==> flow/design.v <==
module ALU(
    input [7:0] reg_data_A,      
    input [7:0] reg_data_B,
    input [3:0] ALU_Sel,
    output reg [3:0] NZVC,   
    output reg [7:0] Result
);
    reg [8:0] temp;   
	localparam ADD = 4'd0, SUB = 4'd1,
			LAND= 4'd2, LOR = 4'd3,
			BAND= 4'd4, BOR = 4'd5, XOR = 4'd6,
			INC = 4'd7, DEC = 4'd8;
	always @* begin
        {Result, temp, NZVC} = {8'b0, 9'b0, 4'b0};
        case(ALU_Sel)
            ADD: temp = {1'b0, reg_data_A} + {1'b0, reg_data_B};                         
            SUB: temp = {1'b0, reg_data_A} - {1'b0, reg_data_B};            				  
            LAND: Result = reg_data_A != 0 && reg_data_B != 0 ? 8'h01 : 8'h00;           
            LOR: Result = reg_data_A != 0 || reg_data_B != 0 ? 8'h01 : 8'h00;             
            BAND: Result = reg_data_A & reg_data_B;            									 
            BOR: Result = reg_data_A | reg_data_B;                                        
            XOR: Result = reg_data_A ^ reg_data_B;                                        
            INC: temp = {1'b0, reg_data_A} + 9'b1;                                        
            DEC: temp = {1'b0, reg_data_A} - 9'b1;                                       
        endcase
		if (ALU_Sel==ADD || ALU_Sel==SUB || ALU_Sel==INC || ALU_Sel==DEC)
				Result = temp[7:0];
		NZVC[3] = Result[7];                  
        NZVC[2] = ~|Result;                   
        if (ALU_Sel==ADD || ALU_Sel==INC) begin
            NZVC[1] = (reg_data_A[7]^Result[7]) & ~(reg_data_A[7]^reg_data_B[7]);  
            NZVC[0] = temp[8];                                                     
        end
        else if (ALU_Sel==SUB || ALU_Sel==DEC) begin
            NZVC[1] = (reg_data_A[7]^Result[7]) &  (reg_data_A[7]^reg_data_B[7]);  
            NZVC[0] = temp[8];                                                     
        end
    end
endmodule
module register_file(
    input clk,
    input reset,
    input [3:0] read_addr_A,
    input [3:0] read_addr_B,
    input [3:0] write_addr,
    input [7:0] write_data,
    input write_enable,
    output [7:0] read_data_A,
    output [7:0] read_data_B
);
    reg [7:0] registers [0:15];
    integer i;
    always @(posedge clk) begin
        if (!reset) begin
            for (i = 0; i < 16; i = i + 1) begin
                registers[i] <= 8'h00;
            end
        end else if (write_enable) begin
            registers[write_addr] <= write_data;
        end
    end
    assign read_data_A = registers[read_addr_A];
    assign read_data_B = registers[read_addr_B];   
endmodule
module data_path (
    input  logic        clk,
    input  logic        reset,
    input  logic        IR_Load,
    input  logic        MAR_Load,
    input  logic        PC_Load,
    input  logic        PC_Inc,
    input  logic        CCR_Load,
    input  logic [1:0]  Bus1_Sel,
    input  logic [2:0]  Bus2_Sel,
    input  logic        addr_sel,         
	 input  logic [3:0]  ALU_Sel,
    input  logic [7:0]  from_memory,
    input  logic [7:0]  alu_result,
    input  logic [7:0]  reg_data_A,
    input  logic [7:0]  reg_data_B,
    input  logic [3:0]  NZVC,
    input  logic [7:0]  immediate_value, 
    input  logic [7:0]  address_value, 
    output logic [7:0]  address,
    output logic [7:0]  to_memory,
    output logic [7:0]  bus2_data,        
    output logic [3:0]  CCR_Result,
    output logic [7:0]  IR                
);
    logic [7:0] PC, MAR, IR_reg;
    logic [3:0] CCR;
	 logic [7:0] BUS1;
	 logic [7:0] BUS2;
    assign BUS1 = (Bus1_Sel == 2'd0) ? PC         :
                       (Bus1_Sel == 2'd1) ? reg_data_A :
                                           reg_data_B;
    assign BUS2 = (Bus2_Sel == 3'd0) ? alu_result     :
                       (Bus2_Sel == 3'd1) ? BUS1           :
                       (Bus2_Sel == 3'd2) ? from_memory    :
                       (Bus2_Sel == 3'd3) ? immediate_value:  
                       (Bus2_Sel == 3'd4) ? address_value  : 8'h00;
    assign bus2_data = BUS2;  
    always_ff @(posedge clk or negedge reset) begin
        if (!reset) begin
            PC      <= 8'h00;
            MAR     <= 8'h00;
            IR_reg  <= 8'h00;
            CCR     <= 4'h0;
        end
        else begin
            if (IR_Load) IR_reg <= BUS2;
            if (MAR_Load) MAR   <= BUS2;
            if (PC_Load)        PC <= BUS2;
            else if (PC_Inc)    PC <= PC + 1;
            if (CCR_Load)       CCR <= NZVC;
        end
    end
    assign IR       = IR_reg;
    assign address  = (addr_sel) ? MAR : PC;   
    assign to_memory= BUS1;
    assign CCR_Result = CCR;
endmodule
module control_unit (
    input logic clk,
    input logic reset,
    input logic [7:0] IR,
    input logic [7:0] from_memory,
    input logic [3:0] CCR_Result,
    output logic IR_Load,
    output logic MAR_Load,
    output logic PC_Load,
    output logic PC_Inc,
    output logic [3:0] reg_read_addr_A,
    output logic [3:0] reg_read_addr_B,
    output logic [3:0] reg_write_addr,
    output logic reg_write_enable,
    output logic [3:0] ALU_Sel,
    output logic CCR_Load,
    output logic [2:0] Bus2_Sel,
    output logic [1:0] Bus1_Sel,
    output logic ALU_B_Sel,
    output logic write,
    output logic [7:0] immediate_out,
    output logic [7:0] address_out,
    output logic addr_sel
);
    typedef enum logic [2:0] {
        FETCH, DECODE, EXECUTE, LOADSTORE, DATA, BRANCH
    } state_t;
    state_t state, next;
    logic [3:0] cycle_count;
    logic [7:0] reg_operand_1, reg_operand_2;
    logic LoadStoreOP, DataOP, BranchOP;
    always_ff @(posedge clk) begin
        if (state==FETCH && cycle_count==3) reg_operand_1 <= from_memory;  
        if (state==FETCH && cycle_count==5) reg_operand_2 <= from_memory;  
    end
    assign immediate_out = (IR[7:4]==4'h2) ? reg_operand_1 : reg_operand_2;
    assign address_out   = reg_operand_2;
    always_ff @(posedge clk or negedge reset) begin
        if (!reset) begin
            state <= FETCH;
            cycle_count <= 4'd0;
        end else if (state != next) begin
				 state <= next;
				 cycle_count <= 4'd0;
			end else
				 cycle_count <= cycle_count + 4'd1;
	 end
    always_comb begin
        next = state;
        unique case (state)
            FETCH: if (cycle_count==4'd5)
                        next = DECODE;
            DECODE: next = EXECUTE;
            EXECUTE: case(IR[7:4])
                          4'h8 : next = LOADSTORE;
                          4'h9 : next = DATA;
                          4'hA : next = LOADSTORE;
                          4'h2 : next = BRANCH;
                          default : next = FETCH;
                       endcase
            LOADSTORE: if ( (IR==8'h80) || cycle_count==3'd2)
							next = FETCH;
            DATA:      if (cycle_count==3'd0)
                            next = FETCH;
            BRANCH:    if (cycle_count==3'd1)
                            next = FETCH;
            default:   next = FETCH;
        endcase
    end
    typedef logic [24:0] ctrl_t;   
	 ctrl_t ctrl;
    function automatic ctrl_t CTL (
        input logic         a_sel, b_sel, wr, ccr_load, reg_we,
        input logic [3:0]   alu, reg_wa,
        input logic [1:0]   b1,
        input logic [2:0]   b2,
        input logic         pc_inc, pc_load, mar_load, ir_load
    );
        CTL = {a_sel, b_sel, wr, ccr_load, reg_we,
                alu, reg_wa, b1, b2, pc_inc, pc_load,
                mar_load, ir_load};
    endfunction
    localparam ctrl_t
        C_NOP  = CTL(1'b0,1'b0,1'b0,1'b0,1'b0, 4'd0,4'd0, 2'd0,3'd0, 1'b0,1'b0,1'b0,1'b0),
        CF0    = CTL(1'b0,1'b0,1'b0,1'b0,1'b0, 4'd0,4'd0, 2'd0,3'b001, 1'b0,1'b0,1'b1,1'b0),
        CF1    = CTL(1'b0,1'b0,1'b0,1'b0,1'b0, 4'd0,4'd0, 2'd0,3'b010, 1'b1,1'b0,1'b0,1'b1),
        CF2    = CF0,
        CF3    = CTL(1'b0,1'b0,1'b0,1'b0,1'b0, 4'd0,4'd0, 2'd0,3'b010, 1'b1,1'b0,1'b0,1'b0),
        CF4    = CF0,
        CF5    = CF3;
    function automatic ctrl_t INC_and_DEC (input logic inc, input logic [3:0] r);
        INC_and_DEC = CTL(1'b1, 1'b0,           
                   1'b1, 1'b1, 1'b1,         
                   inc ? 4'd7 : 4'd8,   
                   r,
                   2'd1, 3'd0,      
                   1'b0,1'b0,1'b0,1'b0);
    endfunction
    function automatic ctrl_t decode(
        input state_t       state,
        input logic [2:0]   cycle_count,
        input logic [7:0]   ir
    );
        ctrl_t c;
        logic [3:0] alu;
        logic pc_load;
        c = C_NOP;
         unique case (state)
            FETCH: case (cycle_count)
                    4'd0: c = CF0;
                    4'd1: c = CF1;
                    4'd2: c = CF2;
                    4'd3: c = CF3;
                    4'd4: c = CF4;
                    4'd5: c = CF5;
                endcase
            LOADSTORE: begin
                if ((ir==8'h80) && (cycle_count==3'b0)) begin               
                    c = CTL(1'b0,1'b0,1'b0,1'b0,1'b1, 4'd0, reg_operand_1[3:0], 2'd0,3'b011,1'b0,1'b0,1'b0,1'b0);
                end
                else if ((ir[7:4]==4'hA) && (cycle_count==3'b0)) begin      
                    c = CTL(1'b0,1'b0,1'b0,1'b0,1'b0, 4'd0,4'd0, 2'd0,3'b001, 1'b0,1'b0,1'b1,1'b0);
                end
                else if ((ir[7:4]==4'hA) && (cycle_count==3'd2)) begin                  
                    c = INC_and_DEC(ir==8'hA0, reg_operand_1[3:0]);
                end
            end
            DATA: if (cycle_count==4'd0) begin
                case (ir[2:0])
                    3'b000: alu = 4'd0;    
                    3'b001: alu = 4'd1;    
                    3'b010: alu = 4'd4;    
                    3'b011: alu = 4'd5;    
                    3'b100: alu = 4'd6;    
                    default: alu = 4'd0;
                endcase
                c = CTL(1'b0,1'b0,1'b0,1'b1,1'b1, alu, reg_operand_1[3:0], 2'd1, 3'd0, 1'b0,1'b0,1'b0,1'b0);
            end
            BRANCH: begin
                if (cycle_count==4'd0)
                    c = CTL(1'b1,1'b1,1'b0,1'b0,1'b0, 4'd0,4'd0, 2'd0,3'd0, 1'b0,1'b0,1'b0,1'b0);
                if (cycle_count==4'd1) begin
                    case (ir[2:0])
                        3'b000: pc_load = 1'b1;               
                        3'b011: pc_load = ~CCR_Result[2];     
                        3'b100: pc_load =  CCR_Result[2];     
                        default: pc_load = 1'b0;
                    endcase
                    c = CTL(1'b0,1'b0,1'b0,1'b0,1'b0, 4'd0,4'd0, 2'd0,3'd0, 1'b0, pc_load, 1'b0,1'b0);
                end
            end
            DECODE: ;
            EXECUTE: ;
            default: ;
        endcase
        decode = c;
    endfunction
    always_comb ctrl = decode(state, cycle_count, IR);
    assign { addr_sel, ALU_B_Sel, write, CCR_Load, reg_write_enable,
             ALU_Sel,
             reg_write_addr,
             Bus1_Sel, Bus2_Sel,
             PC_Inc, PC_Load, MAR_Load, IR_Load } = ctrl;
    assign reg_read_addr_A = (state==DATA || (state==LOADSTORE && IR[7:4]==4'hA)) ? reg_operand_1[3:0] : 4'd0;
    assign reg_read_addr_B = (state==DATA) ? reg_operand_2[3:0] : 4'd0;
endmodule
module cpu(
    input clk,
    input reset,
    output [7:0] address,
    input [7:0] from_memory,
    output write,
    output [7:0] to_memory
);
    wire        IR_Load;
    wire [7:0]  IR;
    wire        MAR_Load;
    wire        PC_Load;
    wire        PC_Inc;
    wire [3:0]  ALU_Sel;
    wire [3:0]  CCR_Result;
    wire        CCR_Load;
    wire [2:0]  Bus2_Sel;
    wire [1:0]  Bus1_Sel;
    wire [7:0]  immediate_value;
    wire [7:0]  address_value;
    wire        ALU_B_Sel;
    wire        addr_sel;        
    wire [3:0] reg_read_addr_A, reg_read_addr_B, reg_write_addr;
    wire [7:0] reg_read_data_A, reg_read_data_B, reg_write_data;
    wire reg_write_enable;
    wire [7:0] alu_result;
    wire [3:0] NZVC;
    control_unit control_unit1 (
        .clk(clk),
        .reset(reset),
        .IR_Load(IR_Load),
        .IR(IR),
        .MAR_Load(MAR_Load),
        .PC_Load(PC_Load),
        .PC_Inc(PC_Inc),
        .reg_read_addr_A(reg_read_addr_A),
        .reg_read_addr_B(reg_read_addr_B),
        .reg_write_addr(reg_write_addr),
        .reg_write_enable(reg_write_enable),
        .ALU_Sel(ALU_Sel),
        .CCR_Result(CCR_Result),
        .CCR_Load(CCR_Load),
        .Bus2_Sel(Bus2_Sel),
        .Bus1_Sel(Bus1_Sel),
        .ALU_B_Sel(ALU_B_Sel),
        .write(write),
        .from_memory(from_memory),
        .immediate_out(immediate_value),
        .address_out(address_value),
        .addr_sel(addr_sel)
    );
    data_path data_path1 (
        .clk(clk),
        .reset(reset),
        .IR_Load(IR_Load),
        .IR(IR),
        .MAR_Load(MAR_Load),
        .address(address),
        .PC_Load(PC_Load),
        .PC_Inc(PC_Inc),
        .ALU_Sel(ALU_Sel),
        .CCR_Result(CCR_Result),
        .CCR_Load(CCR_Load),
        .Bus2_Sel(Bus2_Sel),
        .Bus1_Sel(Bus1_Sel),
        .from_memory(from_memory),
        .to_memory(to_memory),
        .bus2_data(reg_write_data),
        .alu_result(alu_result),
        .reg_data_A(reg_read_data_A),
        .reg_data_B(reg_read_data_B),
        .NZVC(NZVC),
        .immediate_value(immediate_value),
        .address_value(address_value),
        .addr_sel(addr_sel)
    );
    register_file reg_file (
        .clk(clk),
        .reset(reset),
        .read_addr_A(reg_read_addr_A),
        .read_addr_B(reg_read_addr_B),
        .write_addr(reg_write_addr),
        .write_data(reg_write_data),
        .write_enable(reg_write_enable),
        .read_data_A(reg_read_data_A),
        .read_data_B(reg_read_data_B)
    );
    ALU alu1 (
        .reg_data_A(reg_read_data_A),
        .reg_data_B(reg_read_data_B),
        .ALU_Sel(ALU_Sel),
        .NZVC(NZVC),
        .Result(alu_result)
    );
endmodule
==> flow/run.sh <==
#!/bin/bash
# the make line also repeats each setting of config.mk as NAME=value (left out here)
make -C /OpenROAD-flow-scripts/flow DESIGN_CONFIG=/design/flow/config.mk WORK_HOME=/design/flow/orfs CLKGATE_MAP_FILE= finish
==> flow/config.mk <==
export PLATFORM = sky130hd
export DESIGN_NAME = cpu
export DESIGN_NICKNAME = cpu
export VERILOG_FILES = /design/flow/design.v
export SDC_FILE = /design/flow/constraint.sdc
export NUM_CORES = 4
export LEC_CHECK = 0
export CAP_MARGIN = 20
export CORE_MARGIN = 2
export CORE_UTILIZATION = 65
export SETUP_SLACK_MARGIN = 1.24
export SLEW_MARGIN = 20
==> flow/constraint.sdc <==
create_clock -name core_clock -period 4.98 [get_ports {clk}]
set_input_delay 0.9960 -clock core_clock [delete_from_list [all_inputs] [get_ports {clk}]]
set_output_delay 0.9960 -clock core_clock [all_outputs]
set_load 0.01 [all_outputs]
==> results of run 1 <==
-- what timing repair did --
action                     CTS  global route
gates resized               87            94
cloned                       3             4
setup endpoints to repair  232           265
buffers inserted            25            23
pin swaps                   27            16
-- through the flow --
stage / hold slack (ns) / TNS [ns] / cell area, um2 / power (mW) / cells
floorplan: 0.451 / 0 / 11100 / 5.00 / 1031
detailed placement: 0.479 / -2.00 / 11800 / 6.71 / 1270
global placement: 0.475 / 0 / 11800 / 6.58 / 1270
global route: 0.522 / -4.58 / 13500 / 10.0 / 1357
finish: 0.488 / -2.00 / 13500 / 9.87 / 1357
CTS: 0.495 / 0 / 12900 / 8.43 / 1330
-- metal layers --
layer / vias up / wire length [um] / global-route usage, %
met1: 4761 / 13800 / 57.7
met2: 911 / 17500 / 62.9
met5: - / 78 / 3.33
met3: 224 / 5700 / 10.5
met4: 2 / 2440 / 18.7
li1: 4049 / - / -
-- area by class of cell --
| type | count | area, um2 |
|---|---|---|
| repair buffers | 150 | 1600 |
| inverters | 28 | 121 |
| clock inverters | 15 | 149 |
| clock buffers | 17 | 425 |
| fillers | 913 | 2940 |
| flip-flops and latches | 176 | 5130 |
| well taps | 220 | 275 |
| multi-input cells | 751 | 5830 |
==> reports/qor.log, run 1 <==
INFO  synth          fp_nets=1072
INFO  clock_tree     cts_tree=built
INFO  drt            drt-initial-drc-count=1629
INFO  synth          synth_top_cell_by_area=sky130_fd_sc_hd__edfxtp_1
INFO  synth          fa_ha_area_share=3.63%
INFO  synth          ys_seq_elements=176
INFO  critical_path  timing.critical_path.required=5.15ns
INFO  worst_hold_path min_to=data_path1.MAR[7]
INFO  die            die_y=133um
INFO  sta            fin_skew=0.0138ns
INFO  pwr            power.sequential.fraction=20.2%
INFO  die            core-area=16500um2
INFO  sta            final_max_slew_viols=0
INFO  clock_tree     path_clk_slew=0.07ns
INFO  placement      detailedPlacementHpwl=25.4mm
INFO  drt            firstDrtPassIters=8
INFO  worst_hold_path hold_class=register to register
INFO  critical_path  cp_max_fo=17
INFO  layout         final_core_utilization=82.2%
INFO  synth          basic_gates_by_area=15.4%
INFO  sta            setup_viol=20
INFO  pwr            p_sw=4.71mW
INFO  grt            antenna_found_initial=0
INFO  synth          synth_area_per_cell=10.6um2
INFO  synth          yosys-mux-area-fraction=11.4%
INFO  pwr            power.combinational.fraction=66.5%
INFO  status         outcome=finished with violations
INFO  worst_hold_path hold-path-cell-count=1
INFO  synth          netlist.top_cell.by_instances=sky130_fd_sc_hd__nor2_1
INFO  drt            detail_route.vias_per_cell=7.33
INFO  pwr            dominant_power_group=combinational cells
INFO  synth          netlist-cell-type-count=82
INFO  clock_tree     tritoncts_buffer_count=17
INFO  critical_path  critPathSlowestCell=sky130_fd_sc_hd__dfrtp_2
INFO  synth          post_synth_xor_area_fraction=1.21%
INFO  critical_path  rr_startpoint=control_unit1.state[0]
INFO  pwr            leak_pwr=5.27nW
INFO  critical_path  timing.critical_path.from_type=register
INFO  critical_path  worst_r2r_path_depth=21
INFO  synth          yosysCellCount=1031
INFO  placement      place_congestion=1.00
INFO  pwr            total_combinational_power=6.57mW
INFO  placement      pre_cts_slack=-0.148ns
INFO  critical_path  critPathBufInv=3
INFO  pwr            clock_power_share=13.3%
INFO  grt            gr-total-overflow=0
INFO  pwr            seq-power=2.00mW
INFO  pwr            power.ir.vdd_worst=1300uV
INFO  critical_path  setup.reg_to_reg.worst_slack=-0.13ns
INFO  synth          logic_family=AND-OR/OR-AND gates
INFO  clock_tree     cts.root.buffer_cell=sky130_fd_sc_hd__clkbuf_16
INFO  critical_path  crit_path_leading_delay_family=AND-OR/OR-AND gates
INFO  pwr            p_clk=1.31mW
INFO  critical_path  critPathKind=register to register
INFO  grt            via_count_of_the_first_global_routing_pass=9147
INFO  critical_path  timing.critical_path.cells=buf_4, nor3b_4, a21o_4, nand2_8, mux2_4, o22ai_1, o21ai_2, o21ai_2, ha_2, inv_1, fa_1, a21o_1, a21o_1, a21o_1, a21oi_2, xnor2_1, a221o_1, o211ai_1, a21boi_4, buf_12, nor2_1
INFO  drt            final_antenna_net_count=0
INFO  critical_path  worstReg2RegEnd=reg_file.registers[13][6]
INFO  sta            worstMarginPinSlew=0.972ns
INFO  placement      place.port_buffers=26
INFO  flow_run       max_cap_violations=0
INFO  synth          synth-edff-count=144
INFO  synth          synth.cellmix.compoundShare=16.4%
INFO  synth          share_of_flip_flops_with_an_asynchronous_set_or_reset_after_synthesis=18.2%
INFO  pwr            p_sw_share=47.7%
INFO  clock_tree     clock_insertion_delay_worst_skew=0.44ns
INFO  synth          netlist_area=10900um2
INFO  sta            timing.fmax=196MHz
INFO  sta            finalWorstSetupSlack=-0.133ns
INFO  drt            route.detailed.drc=0
INFO  flow_run       count_of_tool_warnings=43
INFO  critical_path  max_stage_delay=0.47ns
INFO  synth          ff_type=sky130_fd_sc_hd__edfxtp_1
INFO  status           check-failures=negative setup slack
INFO  synth          syn_inst=1031
INFO  critical_path  cp-end-kind=register
INFO  worst_hold_path hp-start=data_path1.MAR[7]
INFO  grt            total_routing_resource_utilization_after_global_routing=41.8%
INFO  clock_tree     cts.path.max_buffers=2
INFO  drt            num_vias=9947
INFO  drt            drt_wl_total=39.4mm
INFO  drt            antennaDiodeCount=0
INFO  drt            detail_route.wl_per_cell=29.1um
INFO  die            floorplanUtilization=66.1%
INFO  critical_path  startpoint=control_unit1.state[0]
INFO  layout         count_of_nets_after_finishing=1165
INFO  die            chip_area=17800um2
INFO  pwr            powerDensity=730nW/um2
INFO  sta            max_slew_margin=35.0%
INFO  layout         area_delta_synth_final=24.2%
INFO  clock_tree     cts_num_sinks=176
INFO  synth          yosys_warnings=4
INFO  critical_path  critPathArrivalTime=5.28ns
INFO  die            floorplan.die.width=133um
INFO  synth          synth_chip_area=10900um2
INFO  sta            final.period_utilization=103%
INFO  sta            finalHoldViolCount=0
INFO  sta            grt_setup_unrepaired=true
INFO  synth          synth_top_area_share=39.7%
INFO  synth          topCellsByArea=sky130_fd_sc_hd__edfxtp_1 (40%), sky130_fd_sc_hd__dfrtp_1 (7.4%), sky130_fd_sc_hd__nor2_1 (6.0%)
INFO  grt            global_route_wire_length_before_repair=54.9mm
INFO  grt            grt_max_degree=46
INFO  critical_path  timing.critical_path.mode_cell=sky130_fd_sc_hd__a21o_1
INFO  clock_tree     cts_hold_buf=0
INFO  sta            fin_crit=5.11ns
INFO  die            ios=27
INFO  pwr            internal_power=5.16mW
INFO  critical_path  timing.critical_path.to=reg_file.registers[13][6]
INFO  clock_tree     h-tree-depth=4
INFO  synth          top_cells_by_count=sky130_fd_sc_hd__nor2_1 (175), sky130_fd_sc_hd__edfxtp_1 (144), sky130_fd_sc_hd__nand2_1 (82)
INFO  critical_path  cp_num_cells=21
INFO  synth          postSynthSeqShare=47.1%
INFO  die            floorplan.rows=47
==> inputs of run 2 (changes only) <==
- CELL_PAD_IN_SITES_DETAIL_PLACEMENT: default -> 2
- CORE_UTILIZATION: 65 -> 23
- CTS_CLUSTER_DIAMETER: default -> 280
- GPL_TIMING_DRIVEN: default -> 1
- MAX_ROUTING_LAYER: default -> met4
- SETUP_SLACK_MARGIN: 1.24 -> 0.53
- SLEW_MARGIN: 20 -> 10
- TNS_END_PERCENT: default -> 100
- clock period: 4.98 -> 11.1 ns (I/O delays scaled with it)
==> reports/qor.log, run 2 <==
INFO  pwr            power.combinational.fraction=56.7%
INFO  drt            detail_route.wl_per_cell=26.1um
INFO  drt            drt_wl_total=42.7mm
INFO  die            floorplanUtilization=23.3%
INFO  sta            fin_skew=0.0143ns
INFO  pwr            dominant_power_group=combinational cells
INFO  clock_tree     path_clk_slew=0.07ns
INFO  sta            timing.fmax=131MHz
INFO  critical_path  crit_path_leading_delay_family=AND-OR/OR-AND gates
INFO  clock_tree     h-tree-depth=4
INFO  die            ios=27
INFO  synth          syn_inst=1031
INFO  critical_path  critPathArrivalTime=7.78ns
INFO  die            die_y=222um
INFO  sta            worstMarginPinSlew=1.10ns
INFO  pwr            seq-power=907uW
INFO  pwr            power.ir.vdd_worst=159uV
INFO  clock_tree     clock_insertion_delay_worst_skew=0.46ns
INFO  placement      detailedPlacementHpwl=29.7mm
INFO  critical_path  setup.reg_to_reg.worst_slack=3.45ns
INFO  pwr            internal_power=1.65mW
INFO  sta            finalHoldViolCount=0
INFO  grt            grt_max_degree=51
INFO  critical_path  timing.critical_path.required=11.24ns
INFO  worst_hold_path min_to=data_path1.MAR[7]
INFO  synth          top_cells_by_count=sky130_fd_sc_hd__nor2_1 (175), sky130_fd_sc_hd__edfxtp_1 (144), sky130_fd_sc_hd__nand2_1 (82)
INFO  pwr            powerDensity=282nW/um2
INFO  critical_path  critPathSlowestCell=sky130_fd_sc_hd__o21ai_0
INFO  critical_path  max_stage_delay=0.88ns
INFO  synth          ys_seq_elements=176
INFO  synth          fp_nets=1072
INFO  sta            max_slew_margin=26.4%
INFO  synth          logic_family=AND-OR/OR-AND gates
INFO  critical_path  critPathBufInv=0
INFO  sta            setup_viol=0
INFO  sta            final.setup.tns=0ns
INFO  layout         filler_cell_count=5136
INFO  clock_tree     cts_num_sinks=176
INFO  critical_path  critPathKind=register to register
INFO  critical_path  cp_num_cells=17
INFO  sta            final_max_slew_viols=0
INFO  die            floorplan.die.width=222um
INFO  synth          synth_area_per_cell=10.6um2
INFO  synth          postSynthSeqShare=47.1%
INFO  synth          basic_gates_by_area=15.4%
INFO  pwr            power.sequential.fraction=26.4%
INFO  layout         seqCellArea=5120um2
INFO  pwr            clock_power_share=17.0%
INFO  clock_tree     cts_hold_buf=0
INFO  flow_run       max_cap_violations=0
INFO  clock_tree     cts.root.buffer_cell=sky130_fd_sc_hd__clkbuf_16
INFO  clock_tree     tritoncts_buffer_count=17
INFO  critical_path  timing.critical_path.cells=nor3b_2, a21o_1, nand2_2, mux4_2, nand2_1, o21ai_0, o21ai_0, ha_1, nor2b_1, o2111ai_1, nand3_1, o41ai_1, xnor2_1, nand3_1, o211ai_1, o21ai_4, a21oi_1
INFO  worst_hold_path hold-path-cell-count=1
INFO  die            core-area=46700um2
INFO  layout         layout.area.comb=5260um2
INFO  critical_path  cp_max_fo=36
INFO  synth          synth_top_area_share=39.7%
INFO  synth          fa_ha_area_share=3.63%
INFO  drt            antennaDiodeCount=0
INFO  drt            final_antenna_net_count=0
INFO  synth          netlist.top_cell.by_instances=sky130_fd_sc_hd__nor2_1
INFO  synth          topCellsByArea=sky130_fd_sc_hd__edfxtp_1 (40%), sky130_fd_sc_hd__dfrtp_1 (7.4%), sky130_fd_sc_hd__nor2_1 (6.0%)
INFO  grt            via_count_of_the_first_global_routing_pass=9884
INFO  sta            finalWorstSetupSlack=3.45ns
INFO  clock_tree     cts_tree=built
INFO  synth          share_of_flip_flops_with_an_asynchronous_set_or_reset_after_synthesis=18.2%
INFO  worst_hold_path hold_class=register to register
INFO  critical_path  worstReg2RegEnd=reg_file.registers[1][7]
INFO  drt            drt-initial-drc-count=857
INFO  layout         count_of_nets_after_finishing=1061
INFO  flow_run       count_of_tool_warnings=38
INFO  synth          synth.cellmix.compoundShare=16.4%
INFO  placement      place_congestion=0.957
INFO  sta            grt_setup_unrepaired=false
INFO  grt            antenna_found_initial=0
INFO  synth          netlist-cell-type-count=82
INFO  placement      pre_cts_slack=4.11ns
INFO  pwr            leak_pwr=4.45nW
INFO  grt            gr-total-overflow=0
INFO  drt            firstDrtPassIters=24
INFO  placement      place.port_buffers=26
INFO  synth          synth_top_cell_by_area=sky130_fd_sc_hd__edfxtp_1
INFO  pwr            p_sw_share=52.0%
INFO  synth          synth-edff-count=144
INFO  die            floorplan.rows=79
INFO  synth          yosys_warnings=4
INFO  grt            global_route_wire_length_before_repair=64.4mm
INFO  layout         area_delta_synth_final=12.0%
INFO  critical_path  timing.critical_path.from_type=register
INFO  pwr            p_clk=584uW
INFO  pwr            total_combinational_power=1.95mW
INFO  synth          ff_type=sky130_fd_sc_hd__edfxtp_1
INFO  synth          synth_chip_area=10900um2
INFO  grt            total_routing_resource_utilization_after_global_routing=17.9%
INFO  sta            fin_crit=7.65ns
INFO  clock_tree     ctsResizeCount=0
INFO  critical_path  rr_startpoint=control_unit1.state[2]
INFO  synth          yosysCellCount=1031
INFO  critical_path  cp-end-kind=register
INFO  drt            detail_route.vias_per_cell=5.59
INFO  clock_tree     postCtsSetupBuffers=0
INFO  drt            num_vias=9161
INFO  synth          yosys-mux-area-fraction=11.4%
INFO  worst_hold_path hp-start=data_path1.MAR[7]
INFO  drt            route.detailed.drc=0
INFO  pwr            p_sw=1.79mW
INFO  critical_path  startpoint=control_unit1.state[2]
INFO  clock_tree     cts.path.max_buffers=2
INFO  status         outcome=finished clean
INFO  synth          netlist_area=10900um2
INFO  critical_path  worst_r2r_path_depth=17
INFO  die            chip_area=49100um2
INFO  critical_path  timing.critical_path.to=reg_file.registers[1][7]
INFO  sta            final.period_utilization=68.9%
INFO  synth          post_synth_xor_area_fraction=1.21%
## run 2: layer usage
layer | global-route usage, % | wire length (um) | vias to the layer above
met5 | - | 0 | -
met4 | 10.1 | 2230 | 0
met3 | 3.38 | 2990 | 138
met2 | 28.7 | 20700 | 454
met1 | 21.0 | 16900 | 4754
li1 | - | - | 3815
## run 2: area by class of cell
cell class	instances	share of cell area, %
Clock buffer	18	3.52
Clock inverter	13	0.893
Inverter	28	0.862
Multi-Input combinational cell	751	43.1
Sequential cell	176	42.0
Tap cell	607	6.23
Timing Repair Buffer	46	3.36
## run 2: metrics by stage
step	instance area [um2]	power [mW]	hold slack [ns]	util [%]	std cells
after floorplan	10900	2.13	0.451	-	1031
after global placement	11600	2.63	0.471	24.9	1606
after detailed placement	11600	2.75	0.482	24.9	1606
after CTS	12200	3.38	0.499	26.1	1637
after global routing	12200	3.57	0.512	26.1	1639
final	12200	3.44	0.497	26.1	1639
==> inputs of run 3 (changes only) <==
- ABC_AREA: default -> 1
- CELL_PAD_IN_SITES_DETAIL_PLACEMENT: 2 -> default
- CORE_UTILIZATION: 23 -> 68
- CTS_CLUSTER_DIAMETER: 280 -> 373
- CTS_CLUSTER_SIZE: default -> 98
- GPL_TIMING_DRIVEN: 1 -> default
- MAX_ROUTING_LAYER: met4 -> default
- SETUP_SLACK_MARGIN: 0.53 -> default
- SLEW_MARGIN: 10 -> 20
- TNS_END_PERCENT: 100 -> default
- clock period: 11.1 -> 3.53 ns (I/O delays scaled with it)
==> reports/qor.log, run 3 <==
INFO  synth          synth.cellmix.compoundShare=10.6%
INFO  sta            worst_hold_slack=0.485ns
INFO  sta            fin_crit=4.64ns
INFO  flow_run       count_of_tool_warnings=43
INFO  pwr            dominant_power_group=combinational cells
INFO  pwr            total_combinational_power=12.8mW
INFO  critical_path  timing.critical_path.from_type=register
INFO  synth          ys_seq_elements=176
INFO  critical_path  worstReg2RegEnd=reg_file.registers[0][7]
INFO  sta            final_max_slew_viols=0
INFO  layout         count_of_nets_after_finishing=1745
INFO  synth          ff_type=sky130_fd_sc_hd__edfxtp_1
INFO  synth          syn_inst=1486
INFO  critical_path  critPathKind=register to register
INFO  sta            setup_viol=173
INFO  drt            detail_route.wl_per_cell=25.2um
INFO  clock_tree     path_clk_slew=0.07ns
INFO  critical_path  critPathBufInv=3
INFO  pwr            p_sw_share=51.1%
INFO  critical_path  crit_path_leading_delay_family=simple AND/OR/NAND/NOR gates
INFO  drt            firstDrtPassIters=14
INFO  clock_tree     cts_num_sinks=176
INFO  die            chip_area=18800um2
INFO  pwr            power.sequential.fraction=15.7%
INFO  drt            antennaDiodeCount=0
INFO  clock_tree     cts.path.max_buffers=2
INFO  die            core-area=17300um2
INFO  worst_hold_path hold-path-cell-count=2
INFO  sta            grt_setup_unrepaired=true
INFO  drt            num_vias=13237
INFO  synth          synth_top_cell_by_area=sky130_fd_sc_hd__edfxtp_1
INFO  pwr            power.ir.vdd_worst=1410uV
INFO  sta            final.period_utilization=131%
INFO  clock_tree     clock_insertion_delay_worst_skew=0.46ns
INFO  grt            grt_max_degree=49
INFO  grt            antenna_found_initial=0
INFO  die            die_y=137um
INFO  placement      detailedPlacementHpwl=29.8mm
INFO  die            floorplan.die.width=137um
INFO  pwr            internal_power=8.56mW
INFO  critical_path  cp_num_cells=28
INFO  pwr            leak_pwr=7.29nW
INFO  grt            via_count_of_the_first_global_routing_pass=11909
INFO  worst_hold_path hp-start=data_path1.MAR[5]
INFO  critical_path  cp-end-kind=register
INFO  clock_tree     cts_tree=built
INFO  placement      place.port_buffers=26
INFO  die            floorplan.rows=48
INFO  synth          synth_top_area_share=35.9%
INFO  die            ios=27
INFO  synth          netlist_area=12000um2
INFO  critical_path  startpoint=control_unit1.state[1]
INFO  synth          yosysCellCount=1486
INFO  synth          topCellsByArea=sky130_fd_sc_hd__edfxtp_1 (36%), sky130_fd_sc_hd__nand2_1 (11%), sky130_fd_sc_hd__inv_1 (6.7%)
INFO  grt            gr-total-overflow=0
INFO  pwr            p_clk=1.91mW
INFO  placement      place_congestion=1.09
INFO  synth          fp_nets=1527
INFO  synth          yosys_warnings=4
INFO  sta            timing.fmax=216MHz
INFO  synth          netlist.top_cell.by_instances=sky130_fd_sc_hd__nand2_1
INFO  worst_hold_path min_to=data_path1.MAR[5]
INFO  synth          basic_gates_by_area=30.0%
INFO  pwr            seq-power=2.74mW
INFO  clock_tree     cts.root.buffer_cell=sky130_fd_sc_hd__clkbuf_16
INFO  placement      placed_area=13900um2
INFO  critical_path  setup.reg_to_reg.worst_slack=-1.11ns
INFO  drt            route.detailed.drc=0
INFO  synth          synth_chip_area=12000um2
INFO  sta            worstMarginPinSlew=0.693ns
INFO  status         outcome=finished with violations
INFO  pwr            p_sw=8.94mW
INFO  grt            global_route_wire_length_before_repair=66.7mm
INFO  layout         final_area=15400um2
INFO  flow_run       max_cap_violations=0
INFO  synth          post_synth_xor_area_fraction=0.873%
INFO  pwr            power.combinational.fraction=73.4%
INFO  critical_path  max_stage_delay=0.55ns
INFO  critical_path  timing.critical_path.mode_cell=sky130_fd_sc_hd__nand2_1
INFO  layout         area_delta_synth_final=27.9%
INFO  grt            total_routing_resource_utilization_after_global_routing=48.6%
INFO  drt            final_antenna_net_count=0
INFO  pwr            powerDensity=1140nW/um2
INFO  drt            drt_wl_total=48.9mm
INFO  sta            max_slew_margin=53.8%
INFO  synth          synth-edff-count=144
INFO  critical_path  critPathSlowestCell=sky130_fd_sc_hd__o211ai_1
INFO  synth          synth_area_per_cell=8.10um2
INFO  critical_path  timing.critical_path.to=reg_file.registers[0][7]
INFO  drt            detail_route.vias_per_cell=6.82
INFO  critical_path  timing.critical_path.required=3.73ns
INFO  synth          logic_family=simple AND/OR/NAND/NOR gates
INFO  status           check-failures=negative setup slack
INFO  sta            fin_skew=0.0164ns
INFO  sta            finalHoldViolCount=0
INFO  pwr            clock_power_share=10.9%
INFO  clock_tree     cts_hold_buf=0
INFO  synth          postSynthSeqShare=42.6%
INFO  clock_tree     tritoncts_buffer_count=17
INFO  synth          netlist-cell-type-count=66
INFO  synth          share_of_flip_flops_with_an_asynchronous_set_or_reset_after_synthesis=18.2%
INFO  critical_path  cp_max_fo=8
INFO  synth          yosys-mux-area-fraction=0.333%
INFO  synth          fa_ha_area_share=3.29%
INFO  synth          top_cells_by_count=sky130_fd_sc_hd__nand2_1 (338), sky130_fd_sc_hd__inv_1 (216), sky130_fd_sc_hd__nand3_1 (150)
INFO  clock_tree     h-tree-depth=4
INFO  sta            finalWorstSetupSlack=-1.11ns
INFO  critical_path  critPathArrivalTime=4.84ns
INFO  critical_path  worst_r2r_path_depth=28
INFO  die            floorplanUtilization=69.6%
INFO  critical_path  rr_startpoint=control_unit1.state[1]
INFO  drt            drt-initial-drc-count=2985
INFO  worst_hold_path hold_class=register to register
## run 3: metal layers
metal  part of all wire [%]  vias to the layer above  GRT usage, %  wire, um
met1                     32                     5970          60.1     15500
met5                   0.17                        -             0        81
met3                     17                      496          18.5      8340
met4                    9.5                        4          29.9      4630
met2                     41                     1418          71.9     20300
li1                       -                     5349             -         -
## run 3: timing repair
action	in CTS	in global routing
pin swaps	15	30
gates resized	94	71
buffers inserted	22	8
setup endpoints to repair	167	281
cloned	4	1
## run 3: cell type report
type	count	area (um2)
well taps	225	282
fillers	783	1910
clock buffers	19	443
flip-flops and latches	176	5130
repair buffers	262	2440
multi-input cells	986	5960
clock inverters	13	125
inverters	261	1010
## run 3: stage by stage
| stage | power (mW) | worst slack [ns] | util, % | setup TNS (ns) | cells |
|---|---|---|---|---|---|
| 2_1_floorplan | 8.32 | -0.278 | - | -6.56 | 1486 |
| 3_3_place_gp | 12.8 | -0.446 | 80.5 | -39.32 | 1875 |
| 3_5_place_dp | 13.0 | -0.553 | 80.5 | -54.39 | 1875 |
| 4_1_cts | 15.9 | -0.443 | 87.0 | -38.26 | 1933 |
| 5_1_grt | 17.9 | -1.25 | 89.0 | -157.34 | 1942 |
| 6_report | 17.5 | -1.11 | 89.0 | -123.21 | 1942 |
==> inputs of run 4 (changes only) <==
- ABC_AREA: 1 -> 0
- CELL_PAD_IN_SITES_GLOBAL_PLACEMENT: default -> 0
- CORE_UTILIZATION: 68 -> 70
- CTS_CLUSTER_DIAMETER: 373 -> 31
- CTS_CLUSTER_SIZE: 98 -> 99
- MAX_ROUTING_LAYER: default -> met4
- MIN_ROUTING_LAYER: default -> met1
- PLACE_DENSITY_LB_ADDON: default -> 0.15
- SETUP_SLACK_MARGIN: default -> 0.51
- clock period: 3.53 -> 3.48 ns (I/O delays scaled with it)
==> reports/qor.log, run 4 <==
INFO  die            floorplan.rows=45
INFO  synth          netlist.top_cell.by_instances=sky130_fd_sc_hd__nor2_1
INFO  synth          synth.cellmix.compoundShare=16.4%
INFO  synth          synth_top_cell_by_area=sky130_fd_sc_hd__edfxtp_1
INFO  die            floorplan.die.width=129um
INFO  synth          basic_gates_by_area=15.4%
INFO  die            ios=27
INFO  synth          top_cells_by_count=sky130_fd_sc_hd__nor2_1 (175), sky130_fd_sc_hd__edfxtp_1 (144), sky130_fd_sc_hd__nand2_1 (82)
INFO  status         outcome=aborted with a tool error
INFO  placement      detailedPlacementHpwl=29.7mm
INFO  synth          fp_nets=1072
INFO  synth          share_of_flip_flops_with_an_asynchronous_set_or_reset_after_synthesis=18.2%
INFO  status         failed_stage=4_1_cts
INFO  synth          postSynthSeqShare=47.1%
INFO  synth          yosysCellCount=1031
INFO  synth          yosys_warnings=4
INFO  synth          netlist_area=10900um2
INFO  synth          ff_type=sky130_fd_sc_hd__edfxtp_1
INFO  synth          synth-edff-count=144
INFO  synth          synth_top_area_share=39.7%
INFO  placement      place.port_buffers=26
INFO  synth          synth_chip_area=10900um2
INFO  die            die_y=129um
INFO  synth          logic_family=AND-OR/OR-AND gates
INFO  synth          yosys-mux-area-fraction=11.4%
INFO  die            floorplanUtilization=71.6%
INFO  status         error=[ERROR DPL-0033] detailed placement checks failed during check placement.
INFO  synth          topCellsByArea=sky130_fd_sc_hd__edfxtp_1 (40%), sky130_fd_sc_hd__dfrtp_1 (7.4%), sky130_fd_sc_hd__nor2_1 (6.0%)
INFO  synth          netlist-cell-type-count=82
INFO  die            chip_area=16600um2
INFO  synth          fa_ha_area_share=3.63%
INFO  synth          syn_inst=1031
INFO  synth          synth_area_per_cell=10.6um2
INFO  placement      place_congestion=1.07
INFO  synth          post_synth_xor_area_fraction=1.21%
INFO  die            core-area=15200um2
INFO  synth          ys_seq_elements=176
run 4: metrics by stage:
step	setup TNS (ns)	std cells	instance area [um2]	setup WS [ns]	power, mW
3_5_place_dp	-150.12	1407	13200	-1.45	10.9
2_1_floorplan	-79.77	1031	11100	-1.10	7.21
3_3_place_gp	-128.10	1407	13200	-1.28	10.6
==> inputs of run 5 (changes only) <==
- ABC_AREA: 0 -> default
- CELL_PAD_IN_SITES_GLOBAL_PLACEMENT: 0 -> default
- CORE_UTILIZATION: 70 -> 40
- CTS_CLUSTER_DIAMETER: 31 -> default
- CTS_CLUSTER_SIZE: 99 -> default
- MAX_ROUTING_LAYER: met4 -> default
- MIN_ROUTING_LAYER: met1 -> default
- PLACE_DENSITY_LB_ADDON: 0.15 -> default
- SETUP_SLACK_MARGIN: 0.51 -> default
- clock period: 3.48 -> 4.31 ns (I/O delays scaled with it)
==> reports/qor.log, run 5 <==
INFO  critical_path  critPathSlowestCell=sky130_fd_sc_hd__dfrtp_2
INFO  drt            detail_route.wl_per_cell=25.5um
INFO  clock_tree     cts.root.buffer_cell=sky130_fd_sc_hd__clkbuf_16
INFO  placement      post-place-cells=1508
INFO  drt            detail_route.vias_per_cell=6.03
INFO  synth          fp_nets=1072
INFO  sta            worst_hold_slack=0.328ns
INFO  clock_tree     cts_tree=built
INFO  synth          post_synth_xor_area_fraction=1.21%
INFO  pwr            total_combinational_power=9.08mW
INFO  placement      detailedPlacementHpwl=28.1mm
INFO  status         outcome=finished with violations
INFO  critical_path  timing.critical_path.from_type=register
INFO  sta            final.period_utilization=113%
INFO  die            floorplan.rows=60
INFO  pwr            p_sw=5.91mW
INFO  layout         filler_cell_count=2303
INFO  drt            firstDrtPassIters=6
INFO  pwr            seq-power=2.25mW
INFO  critical_path  critPathBufInv=4
INFO  critical_path  critPathArrivalTime=5.04ns
INFO  synth          synth_area_per_cell=10.6um2
INFO  pwr            power.combinational.fraction=69.7%
INFO  sta            worstMarginPinSlew=0.985ns
INFO  critical_path  setup.reg_to_reg.worst_slack=-0.55ns
INFO  clock_tree     h-tree-depth=4
INFO  flow_run       max_cap_violations=0
INFO  sta            timing.fmax=206MHz
INFO  layout         area_delta_synth_final=34.9%
INFO  sta            max_slew_margin=34.1%
INFO  drt            route.detailed.drc=0
INFO  synth          yosys_warnings=4
INFO  pwr            power.sequential.fraction=17.2%
INFO  clock_tree     cts_num_sinks=176
INFO  pwr            p_clk=1.70mW
INFO  status           check-failures=negative setup slack
INFO  synth          postSynthSeqShare=47.1%
INFO  synth          top_cells_by_count=sky130_fd_sc_hd__nor2_1 (175), sky130_fd_sc_hd__edfxtp_1 (144), sky130_fd_sc_hd__nand2_1 (82)
INFO  sta            final_max_slew_viols=0
INFO  grt            grt_max_degree=35
INFO  synth          yosysCellCount=1031
INFO  pwr            p_sw_share=45.4%
INFO  synth          syn_inst=1031
INFO  clock_tree     clock_insertion_delay_worst_skew=0.45ns
INFO  pwr            dominant_power_group=combinational cells
INFO  synth          yosys-mux-area-fraction=11.4%
INFO  grt            antenna_found_initial=0
INFO  drt            antennaDiodeCount=0
INFO  flow_run       count_of_tool_warnings=41
INFO  grt            global_route_wire_length_before_repair=60.0mm
INFO  synth          synth_top_cell_by_area=sky130_fd_sc_hd__edfxtp_1
INFO  sta            finalWorstSetupSlack=-0.549ns
INFO  synth          logic_family=AND-OR/OR-AND gates
INFO  sta            setup_viol=108
INFO  synth          synth_top_area_share=39.7%
INFO  drt            num_vias=9636
INFO  critical_path  timing.critical_path.required=4.49ns
INFO  synth          netlist-cell-type-count=82
INFO  sta            finalHoldViolCount=0
INFO  synth          synth_chip_area=10900um2
INFO  synth          netlist.top_cell.by_instances=sky130_fd_sc_hd__nor2_1
INFO  critical_path  critPathKind=register to register
INFO  pwr            power.ir.vdd_worst=648uV
INFO  die            floorplan.die.width=169um
INFO  clock_tree     tritoncts_buffer_count=17
INFO  sta            fin_skew=0.0172ns
INFO  die            floorplanUtilization=40.5%
INFO  critical_path  timing.critical_path.mode_cell=sky130_fd_sc_hd__a21o_1
INFO  pwr            clock_power_share=13.1%
INFO  layout         post_layout_nonfiller_instances=1598
INFO  synth          synth-edff-count=144
INFO  grt            total_routing_resource_utilization_after_global_routing=28.8%
INFO  synth          fa_ha_area_share=3.63%
INFO  synth          basic_gates_by_area=15.4%
INFO  drt            drt-initial-drc-count=1286
INFO  synth          ff_type=sky130_fd_sc_hd__edfxtp_1
INFO  pwr            internal_power=7.12mW
INFO  die            core-area=26900um2
INFO  placement      pre_cts_slack=-0.565ns
INFO  critical_path  rr_startpoint=control_unit1.state[1]
INFO  synth          ys_seq_elements=176
INFO  sta            grt_setup_unrepaired=true
INFO  clock_tree     path_clk_slew=0.09ns
INFO  layout         final_core_utilization=54.6%
INFO  critical_path  worst_r2r_path_depth=23
INFO  placement      place_congestion=1.00
INFO  worst_hold_path hold_class=primary input to asynchronous set/reset pin
INFO  critical_path  startpoint=control_unit1.state[1]
INFO  critical_path  crit_path_leading_delay_family=AND-OR/OR-AND gates
INFO  synth          topCellsByArea=sky130_fd_sc_hd__edfxtp_1 (40%), sky130_fd_sc_hd__dfrtp_1 (7.4%), sky130_fd_sc_hd__nor2_1 (6.0%)
INFO  die            die_y=169um
INFO  synth          synth.cellmix.compoundShare=16.4%
INFO  grt            gr-total-overflow=0
INFO  synth          share_of_flip_flops_with_an_asynchronous_set_or_reset_after_synthesis=18.2%
INFO  drt            final_antenna_net_count=0
INFO  critical_path  timing.critical_path.cells=nand4bb_2, buf_12, mux2i_1, o211ai_1, nand3_1, o21ai_2, inv_1, ha_4, or3_1, o21ai_1, nor2_1, ha_1, a21o_1, a21o_1, a21o_1, a21oi_2, xnor2_1, a221o_1, o211ai_1, a21boi_4, buf_6, buf_12, nor2_1
INFO  drt            drt_wl_total=40.7mm
INFO  grt            via_count_of_the_first_global_routing_pass=9405
INFO  synth          netlist_area=10900um2
INFO  critical_path  worstReg2RegEnd=reg_file.registers[7][6]
INFO  layout         count_of_nets_after_finishing=1285
INFO  clock_tree     cts.path.max_buffers=2
INFO  critical_path  cp_num_cells=23
INFO  placement      place.port_buffers=26
INFO  critical_path  cp_max_fo=27
INFO  pwr            powerDensity=887nW/um2
INFO  critical_path  max_stage_delay=0.47ns
INFO  pwr            tot_pwr=13.0mW
INFO  pwr            leak_pwr=5.85nW
INFO  critical_path  timing.critical_path.to=reg_file.registers[7][6]
INFO  critical_path  cp-end-kind=register
INFO  die            ios=27
INFO  die            chip_area=28600um2
INFO  sta            fin_crit=4.86ns
## run 5: area by class of cell
cell class              instances  area, um2  share of cell area (%)
flip-flops and latches        176       5130                    34.9
inverters                      28        123                   0.835
clock buffers                  17        425                    2.90
repair buffers                269       2580                    17.6
clock inverters                15        200                    1.36
multi-input cells             752       5800                    39.5
well taps                     341        427                    2.91
## run 5: routing by layer
layer / vias to the layer above / track usage (%) / part of all wire (%)
met5: - / 0 / 0
li1: 4279 / - / -
met3: 104 / 6.27 / 8.9
met1: 4788 / 38.4 / 41
met2: 465 / 44.9 / 46
met4: 0 / 13.4 / 4.1
## run 5: what timing repair did
| action | in CTS | in global routing |
|---|---|---|
| cloned | 7 | 3 |
| hold buffers | 0 | 0 |
| buffers inserted | 31 | 27 |
| pin swaps | 21 | 21 |
| endpoints found under the setup margin | 123 | 133 |
| gates resized | 90 | 111 |
## run 5: per-stage QoR
step	cell area, um2	setup TNS, ns
2_1_floorplan	11000	-7.21
3_3_place_gp	12900	-35.28
3_5_place_dp	12900	-38.50
4_1_cts	14200	-32.04
5_1_grt	14700	-69.13
6_report	14700	-39.67
==> inputs of run 6 (changes only) <==
- ABC_AREA: default -> 0
- CELL_PAD_IN_SITES_GLOBAL_PLACEMENT: default -> 0
- CORE_ASPECT_RATIO: default -> 1.44
- CORE_UTILIZATION: 40 -> 31
- CTS_CLUSTER_DIAMETER: default -> 221
- CTS_CLUSTER_SIZE: default -> 99
- MAX_ROUTING_LAYER: default -> met4
- MIN_ROUTING_LAYER: default -> met1
- PLACE_DENSITY_LB_ADDON: default -> 0.15
- TNS_END_PERCENT: default -> 10
- clock period: 4.31 -> 5.33 ns (I/O delays scaled with it)
==> reports/qor.log, run 6 <==
INFO  status         outcome=finished clean
INFO  drt            detail_route.vias_per_cell=5.47
INFO  synth          postSynthSeqShare=47.1%
INFO  worst_hold_path hold_class=register to register
INFO  die            floorplanUtilization=31.4%
INFO  synth          fp_nets=1072
INFO  placement      placed_area=12000um2
INFO  synth          synth_chip_area=10900um2
INFO  pwr            tot_pwr=7.67mW
INFO  layout         final_area=12800um2
INFO  layout         area_delta_synth_final=17.7%
INFO  die            core-area=34700um2
INFO  synth          ys_seq_elements=176
INFO  critical_path  critPathKind=register to register
INFO  critical_path  startpoint=control_unit1.state[0]
INFO  clock_tree     cts_tree=built
INFO  critical_path  setup.reg_to_reg.worst_slack=0.20ns
INFO  drt            drt-initial-drc-count=773
INFO  critical_path  timing.critical_path.mode_cell=sky130_fd_sc_hd__buf_4
INFO  drt            final_antenna_net_count=0
INFO  synth          topCellsByArea=sky130_fd_sc_hd__edfxtp_1 (40%), sky130_fd_sc_hd__dfrtp_1 (7.4%), sky130_fd_sc_hd__nor2_1 (6.0%)
INFO  sta            fin_crit=5.13ns
INFO  sta            timing.fmax=195MHz
INFO  die            floorplan.rows=82
INFO  pwr            power.sequential.fraction=23.8%
INFO  synth          ff_type=sky130_fd_sc_hd__edfxtp_1
INFO  synth          synth_area_per_cell=10.6um2
INFO  die            die_y=229um
INFO  sta            worst_hold_slack=0.497ns
INFO  sta            finalWorstSetupSlack=0.199ns
INFO  synth          post_synth_xor_area_fraction=1.21%
INFO  synth          netlist-cell-type-count=82
INFO  pwr            p_clk=1.34mW
INFO  synth          synth-edff-count=144
INFO  critical_path  timing.critical_path.required=5.51ns
INFO  drt            antennaDiodeCount=0
INFO  critical_path  critPathBufInv=4
INFO  drt            num_vias=8531
INFO  sta            final_max_slew_viols=0
INFO  flow_run       count_of_tool_warnings=38
INFO  critical_path  timing.critical_path.to=reg_file.registers[14][7]
INFO  critical_path  critPathSlowestCell=sky130_fd_sc_hd__or3b_1
INFO  die            ios=27
INFO  drt            route.detailed.drc=0
INFO  clock_tree     cts.path.max_buffers=2
INFO  critical_path  max_stage_delay=0.51ns
INFO  grt            total_routing_resource_utilization_after_global_routing=21.9%
INFO  critical_path  rr_startpoint=control_unit1.state[0]
INFO  critical_path  cp-end-kind=register
INFO  synth          yosys-mux-area-fraction=11.4%
INFO  clock_tree     h-tree-depth=4
INFO  critical_path  cp_max_fo=8
INFO  synth          top_cells_by_count=sky130_fd_sc_hd__nor2_1 (175), sky130_fd_sc_hd__edfxtp_1 (144), sky130_fd_sc_hd__nand2_1 (82)
INFO  critical_path  crit_path_leading_delay_family=AND-OR/OR-AND gates
INFO  worst_hold_path hold-path-cell-count=2
INFO  drt            drt_wl_total=38.7mm
INFO  synth          basic_gates_by_area=15.4%
INFO  placement      place.port_buffers=26
INFO  placement      detailedPlacementHpwl=29.7mm
INFO  pwr            p_sw=3.59mW
INFO  clock_tree     path_clk_slew=0.07ns
INFO  drt            firstDrtPassIters=6
INFO  critical_path  worst_r2r_path_depth=21
INFO  pwr            total_combinational_power=4.50mW
INFO  clock_tree     cts.root.buffer_cell=sky130_fd_sc_hd__clkbuf_16
INFO  synth          synth_top_area_share=39.7%
INFO  pwr            internal_power=4.08mW
INFO  synth          netlist.top_cell.by_instances=sky130_fd_sc_hd__nor2_1
INFO  synth          synth.cellmix.compoundShare=16.4%
INFO  critical_path  timing.critical_path.cells=buf_4, or3b_1, nor2_2, o211ai_1, and2_2, inv_2, nor2_1, a21o_1, a211oi_1, ha_1, o2111ai_1, nand3_1, o41ai_2, buf_4, nor3_1, mux2i_1, a22oi_1, a22o_1, o21ai_4, clkbuf_16, a21oi_2
INFO  pwr            dominant_power_group=combinational cells
INFO  flow_run       max_cap_violations=0
INFO  placement      place_congestion=0.945
INFO  critical_path  timing.critical_path.from_type=register
INFO  pwr            power.combinational.fraction=58.6%
INFO  sta            max_slew_margin=36.0%
INFO  die            chip_area=36700um2
INFO  synth          syn_inst=1031
INFO  grt            via_count_of_the_first_global_routing_pass=8485
INFO  sta            fin_skew=0.00899ns
INFO  sta            finalHoldViolCount=0
INFO  synth          synth_top_cell_by_area=sky130_fd_sc_hd__edfxtp_1
INFO  synth          share_of_flip_flops_with_an_asynchronous_set_or_reset_after_synthesis=18.2%
INFO  grt            gr-total-overflow=0
INFO  sta            final.setup.tns=0ns
INFO  pwr            p_sw_share=46.9%
INFO  grt            global_route_wire_length_before_repair=56.7mm
INFO  pwr            clock_power_share=17.5%
INFO  critical_path  cp_num_cells=21
INFO  sta            final.period_utilization=96.3%
INFO  drt            detail_route.wl_per_cell=24.8um
INFO  placement      pre_cts_slack=0.0340ns
INFO  grt            grt_max_degree=49
INFO  clock_tree     cts_num_sinks=176
INFO  clock_tree     tritoncts_buffer_count=17
INFO  worst_hold_path min_to=data_path1.IR_reg[3]
INFO  synth          yosysCellCount=1031
INFO  clock_tree     cts_hold_buf=0
INFO  pwr            seq-power=1.83mW
INFO  layout         count_of_nets_after_finishing=1128
INFO  grt            antenna_found_initial=0
INFO  worst_hold_path hp-start=data_path1.IR_reg[3]
INFO  clock_tree     clock_insertion_delay_worst_skew=0.44ns
INFO  critical_path  critPathArrivalTime=5.31ns
INFO  pwr            power.ir.vdd_worst=440uV
INFO  synth          fa_ha_area_share=3.63%
INFO  synth          yosys_warnings=4
INFO  critical_path  worstReg2RegEnd=reg_file.registers[14][7]
INFO  pwr            leak_pwr=4.87nW
INFO  synth          logic_family=AND-OR/OR-AND gates
INFO  sta            setup_viol=0
INFO  sta            worstMarginPinSlew=0.950ns
INFO  die            floorplan.die.width=160um
INFO  pwr            powerDensity=599nW/um2
INFO  synth          netlist_area=10900um2
## run 6: final cells by class
cell class	instances	area, um2
Inverter	28	105
Tap cell	462	578
Multi-Input combinational cell	751	5380
Timing Repair Buffer	113	1010
Clock inverter	12	183
Fill cell	3453	21900
Clock buffer	19	433
Sequential cell	176	5130
## run 6: repair_timing
action,CTS,global route
setup buffers,0,6
gates resized,0,26
setup endpoints to repair,0,68
## run 6: routing by layer
layer | up-vias | track usage [%] | wire length (um)
li1 | 3959 | - | -
met1 | 4223 | 22.7 | 14500
met2 | 256 | 38.1 | 20000
met3 | 93 | 3.38 | 1240
met4 | 0 | 14.8 | 2920
met5 | - | - | 0
## run 6: per-stage QoR
step	std cells	util (%)
2_1_floorplan	1031	-
3_3_place_gp	1523	34.6
3_5_place_dp	1523	34.6
4_1_cts	1554	36.4
5_1_grt	1561	37.0
6_report	1561	37.0
==> inputs of run 7 (changes only) <==
- ABC_AREA: 0 -> default
- CELL_PAD_IN_SITES_GLOBAL_PLACEMENT: 0 -> 2
- CORE_ASPECT_RATIO: 1.44 -> default
- CORE_MARGIN: 2 -> 6
- CORE_UTILIZATION: 31 -> 40
- CTS_CLUSTER_DIAMETER: 221 -> default
- CTS_CLUSTER_SIZE: 99 -> default
- MAX_ROUTING_LAYER: met4 -> default
- MIN_ROUTING_LAYER: met1 -> default
- PLACE_DENSITY_LB_ADDON: 0.15 -> default
- TNS_END_PERCENT: 10 -> default
- clock period: 5.33 -> 7.0 ns (I/O delays scaled with it)
==> reports/qor.log, run 7 <==
INFO  sta            final_max_slew_viols=0
INFO  synth          basic_gates_by_area=15.4%
INFO  synth          netlist.top_cell.by_instances=sky130_fd_sc_hd__nor2_1
INFO  synth          synth_chip_area=10900um2
INFO  clock_tree     ctsResizeCount=0
INFO  die            floorplan.rows=59
INFO  flow_run       max_cap_violations=0
INFO  synth          yosys-mux-area-fraction=11.4%
INFO  layout         seqCellArea=5120um2
INFO  grt            via_count_of_the_first_global_routing_pass=8328
INFO  critical_path  cp_max_fo=25
INFO  pwr            power.combinational.fraction=54.6%
INFO  drt            num_vias=8635
INFO  flow_run       count_of_tool_warnings=40
INFO  grt            grt_max_degree=51
INFO  drt            detail_route.vias_per_cell=6.28
INFO  pwr            powerDensity=449nW/um2
INFO  synth          synth-edff-count=144
INFO  sta            worstMarginPinSlew=0.964ns
INFO  grt            grt_use_met3=4.97%
INFO  critical_path  max_stage_delay=0.74ns
INFO  pwr            p_sw_share=50.2%
INFO  critical_path  critPathSlowestCell=sky130_fd_sc_hd__a21boi_4
INFO  critical_path  cp_num_cells=20
INFO  clock_tree     cts.root.buffer_cell=sky130_fd_sc_hd__clkbuf_16
INFO  drt            route.detailed.drc=0
INFO  critical_path  timing.critical_path.required=7.17ns
INFO  critical_path  timing.critical_path.cells=and4b_1, a21o_1, nand2_2, mux4_2, nand2_1, o21ai_0, o21ai_0, buf_4, ha_1, inv_1, fa_1, a21o_1, a21o_1, a21o_1, a21oi_1, xnor2_1, a221o_1, o211ai_1, a21boi_4, nor2_1
INFO  synth          post_synth_xor_area_fraction=1.21%
INFO  die            floorplanUtilization=41.3%
INFO  critical_path  crit_path_leading_delay_family=AND-OR/OR-AND gates
INFO  drt            firstDrtPassIters=6
INFO  drt            drt_wl_total=38.1mm
INFO  sta            fin_skew=0.0221ns
INFO  critical_path  timing.critical_path.to=reg_file.registers[15][6]
INFO  clock_tree     cts.path.max_buffers=2
INFO  clock_tree     cts_num_sinks=176
INFO  sta            grt_setup_unrepaired=false
INFO  synth          synth.cellmix.compoundShare=16.4%
INFO  die            die_y=177um
INFO  grt            gr-total-overflow=0
INFO  pwr            tot_pwr=5.39mW
INFO  pwr            leak_pwr=4.53nW
INFO  sta            final.period_utilization=93.2%
INFO  worst_hold_path hp-start=data_path1.MAR[7]
INFO  pwr            seq-power=1.43mW
INFO  worst_hold_path hold_class=register to register
INFO  sta            finalHoldViolCount=0
INFO  pwr            power.ir.vdd_worst=324uV
INFO  layout         filler_cell_count=2460
INFO  grt            global_route_wire_length_before_repair=56.0mm
INFO  pwr            power.sequential.fraction=26.6%
INFO  clock_tree     cts_hold_buf=0
INFO  sta            final.setup.tns=0ns
INFO  grt            groute.layer.met1.usage=36.0%
INFO  critical_path  timing.critical_path.from_type=register
INFO  clock_tree     cts_tree=built
INFO  critical_path  cp-end-kind=register
INFO  synth          syn_inst=1031
INFO  placement      detailedPlacementHpwl=28.0mm
INFO  synth          share_of_flip_flops_with_an_asynchronous_set_or_reset_after_synthesis=18.2%
INFO  placement      place.port_buffers=26
INFO  synth          yosys_warnings=4
INFO  synth          ys_seq_elements=176
INFO  layout         count_of_nets_after_finishing=1067
INFO  clock_tree     postCtsSetupBuffers=0
INFO  pwr            clock_power_share=18.8%
INFO  sta            fin_crit=6.52ns
INFO  clock_tree     path_clk_slew=0.08ns
INFO  pwr            internal_power=2.68mW
INFO  critical_path  timing.critical_path.mode_cell=sky130_fd_sc_hd__a21o_1
INFO  die            core-area=26400um2
INFO  critical_path  worst_r2r_path_depth=20
INFO  status         outcome=finished clean
INFO  drt            final_antenna_net_count=0
INFO  sta            setup_viol=0
INFO  worst_hold_path min_to=data_path1.MAR[7]
INFO  critical_path  setup.reg_to_reg.worst_slack=0.48ns
INFO  grt            antenna_found_initial=2
INFO  critical_path  critPathArrivalTime=6.69ns
INFO  sta            timing.fmax=153MHz
INFO  synth          synth_top_cell_by_area=sky130_fd_sc_hd__edfxtp_1
INFO  drt            drt-initial-drc-count=892
INFO  pwr            dominant_power_group=combinational cells
INFO  synth          synth_area_per_cell=10.6um2
INFO  critical_path  startpoint=control_unit1.state[0]
INFO  synth          fp_nets=1072
INFO  placement      place_congestion=0.884
INFO  synth          synth_top_area_share=39.7%
INFO  clock_tree     clock_insertion_delay_worst_skew=0.45ns
INFO  synth          netlist-cell-type-count=82
INFO  critical_path  rr_startpoint=control_unit1.state[0]
INFO  layout         area_delta_synth_final=10.3%
INFO  synth          postSynthSeqShare=47.1%
INFO  layout         layout.area.comb=5270um2
INFO  pwr            p_sw=2.71mW
INFO  die            chip_area=31300um2
INFO  pwr            p_clk=1.01mW
INFO  die            floorplan.die.width=177um
INFO  die            ios=27
INFO  synth          netlist_area=10900um2
INFO  grt            top_usage_layer=met2
INFO  synth          yosysCellCount=1031
INFO  critical_path  worstReg2RegEnd=reg_file.registers[15][6]
INFO  grt            grt_util_met2=36.3%
INFO  synth          fa_ha_area_share=3.63%
INFO  pwr            total_combinational_power=2.94mW
INFO  worst_hold_path hold-path-cell-count=1
INFO  synth          top_cells_by_count=sky130_fd_sc_hd__nor2_1 (175), sky130_fd_sc_hd__edfxtp_1 (144), sky130_fd_sc_hd__nand2_1 (82)
INFO  synth          topCellsByArea=sky130_fd_sc_hd__edfxtp_1 (40%), sky130_fd_sc_hd__dfrtp_1 (7.4%), sky130_fd_sc_hd__nor2_1 (6.0%)
INFO  grt            total_routing_resource_utilization_after_global_routing=24.4%
INFO  synth          ff_type=sky130_fd_sc_hd__edfxtp_1
INFO  clock_tree     h-tree-depth=4
INFO  synth          logic_family=AND-OR/OR-AND gates
INFO  critical_path  critPathBufInv=2
INFO  critical_path  critPathKind=register to register
INFO  sta            max_slew_margin=35.8%
INFO  drt            antennaDiodeCount=0
INFO  drt            detail_route.wl_per_cell=27.7um
INFO  clock_tree     tritoncts_buffer_count=17
## run 7: cell type report
cell class,count,share of cell area (%)
inverter,28,0.875
tap,335,3.49
timing repair buffer,52,3.86
clock buffer,17,3.54
sequential,176,42.7
clock inverter,15,1.65
multi-input combinational,751,43.9
## run 7: layer usage
layer  share of wire, %  up-vias
met3                7.4       59
met4                2.6        4
met1                 46     4337
li1                   -     3849
met2                 44      386
met5              0.071        -
## run 7: per-stage QoR
stage	hold WS [ns]	worst slack [ns]	cells	instance area [um2]	utilization (%)
finish	0.495	0.476	1374	12000	45.6
global route	0.519	0.0265	1374	12000	45.6
CTS	0.496	0.503	1374	12000	45.5
detailed placement	0.478	0.543	1342	11400	43.2
global placement	0.474	0.555	1342	11400	43.2
floorplan	0.451	2.09	1031	10900	-
Power is estimated from default activity; no workload was simulated.
